job 101:
==> flow/design.v (excerpt) <==
module my_chip (
    input logic [11:0] io_in,  
    output logic [11:0] io_out,  
    input logic clock,
    input logic reset  
);
export LEC_CHECK = 0
export ABC_AREA = 1
export CAP_MARGIN = 20
export CELL_PAD_IN_SITES_DETAIL_PLACEMENT = 1
export CORE_MARGIN = 8
export CORE_UTILIZATION = 40
export CTS_CLUSTER_SIZE = 25
export HOLD_SLACK_MARGIN = 0.18
export MAX_ROUTING_LAYER = met4
export SLEW_MARGIN = 25
export TNS_END_PERCENT = 5
create_clock -name core_clock -period 5.36 [get_ports {clock}]
run.sh (not shown) runs the stock make flow with config.mk's settings and CLKGATE_MAP_FILE=.
Job 101 went all the way through synthesis, placement and routing and the layout is clean on timing, DRC and antenna.
#### Input delta (job 102 over job 101)
Settings: CORE_MARGIN changed from 8 to 2; SLEW_MARGIN changed from 25 to 20; TNS_END_PERCENT removed (was 5); ABC_AREA removed (was 1); CTS_CLUSTER_SIZE removed (was 25); HOLD_SLACK_MARGIN removed (was 0.18); MAX_ROUTING_LAYER removed (was met4); CELL_PAD_IN_SITES_DETAIL_PLACEMENT removed (was 1); the clock period (ns, I/O delays scaled along) changed from 5.36 to 4.42.
Notes after the runs:
- In the tables for job 102 and job 101, mapped cell area reads higher with job 101.
- Non-clock buffer count: job 102 higher than job 101
- Job 102 completed; timing, DRC and antenna clean
- When job 102 is measured against job 101, its total placed cells including tap cells turns out 338 lower.
Edits applied to the flow inputs when going from job 102 to job 103:
Settings: an added MAX_ROUTING_LAYER of met4; an added CTS_CLUSTER_SIZE of 13; a change of the clock period (ns, I/O delays scaled along) from 4.42 to 10.0.
Notes after the runs:
- Delta (job 103 minus job 102): setup slack moved up, portion of total power attributed to the clock network went up by 2.4 points, all-layer global routing usage now sits lower.
- Relative to job 102, post-route clock period utilization decreased by 46 points in job 103.
- Between job 102 and job 103, the number of post-CTS setup repair buffers figures differ only marginally.
- For maximum frequency, dividing the value from job 102 by the value from job 103 gives 1.10.
- Per the comparison of job 103 with job 102, combinational cell fraction of total power neither gained nor lost much; met1 capacity usage during global routing went down.
Edits applied to the flow inputs when going from job 103 to job 104:
Settings: swapping 2 for 4 in CORE_MARGIN; putting HOLD_SLACK_MARGIN at 0.02 where nothing was set; putting CELL_PAD_IN_SITES_DETAIL_PLACEMENT at 2 where nothing was set; putting SETUP_SLACK_MARGIN at -0.58 where nothing was set; putting GPL_TIMING_DRIVEN at 0 where nothing was set; clearing CTS_CLUSTER_SIZE, which used to be 13; swapping 20 for 5 in SLEW_MARGIN; putting PLACE_DENSITY_LB_ADDON at 0.22 where nothing was set; putting CELL_PAD_IN_SITES_GLOBAL_PLACEMENT at 2 where nothing was set; putting CORE_ASPECT_RATIO at 0.51 where nothing was set.
- The register area on job 103 is in line with that on job 104.
- Job 103 and job 104 ended up with roughly the same count of multi-input combinational gates.
- met1 layer wirelength in the final routing sits higher in job 104 than in job 103.
- Comparing job 104 and job 103, switching power total is lower on job 103.
### job 104 -> job 105
Settings: MIN_ROUTING_LAYER: unset -> met2; CORE_UTILIZATION: 40 -> 17; TNS_END_PERCENT: unset -> 45; CAP_MARGIN: 20 -> 35; ABC_AREA: unset -> 0.
--- outcome ---
Job 104: flow completed, timing, DRC and antenna clean. Job 105: done, clean on timing, DRC and antenna. In job 105 the wire length the detailed router placed on met1 turned out 13 mm lower than in job 104. Job 105: sequential cell area share lower than job 104. Cmp job 105 vs job 104: area growth from synthesis to final layout higher in job 105.

my_chip again, from the RTL that the note above started with.
Settings: LEC_CHECK=0, CAP_MARGIN=5, CORE_ASPECT_RATIO=0.94, CORE_MARGIN=2, CORE_UTILIZATION=72, CTS_CLUSTER_DIAMETER=64, CTS_CLUSTER_SIZE=50, HOLD_SLACK_MARGIN=0.05, PLACE_DENSITY=0.92, SETUP_SLACK_MARGIN=1.65, SLEW_MARGIN=20; clock period 6.51 ns.
Rerun with:
Settings changed: CAP_MARGIN 5 to 20, CORE_ASPECT_RATIO 0.94 to default, CTS_CLUSTER_DIAMETER 64 to default, CTS_CLUSTER_SIZE 50 to default, HOLD_SLACK_MARGIN 0.05 to default, PLACE_DENSITY 0.92 to default, SETUP_SLACK_MARGIN 1.65 to default.
Clock period 6.51 ns to 2.59 ns, I/O delays scaled along.
With this change the flow completed, yet does not pass: negative setup slack.
First-iteration DRC count is lower by about 15%.
Cell area rose by about 9%.
Clock-buffer cell count decreases by 1.
Die size is about the same.
Setup slack is worse by 2900 ps.
Sequential power came out higher to 2.5 times its value.
Non-clock buffer count climbs by 89.
Core utilization climbs by 5.4 points.
Power went up by about 150%.
Maximum frequency increases by 30%.
Rerun with:
Settings changed: ABC_AREA from default to 1, CTS_CLUSTER_SIZE from default to 97.
Clock period 2.59 ns to 2.45 ns, I/O delays scaled along.
What happened: The changed run finished but fails on negative setup slack; die size climbs by 7.2%; cell count goes up by 25%; hold slack stays flat; global-route usage rises by 6.3 points; area after synthesis grows by 7.4%; via count rose by 23%; sequential cell count does not change; first-iteration DRC count climbs by 64%; routed wire length came out higher by 30%; clock skew grows by 5.1 ps; worst setup slack loses 190 ps.
Power figures rest on the tool's default switching activity, not on a simulated workload.
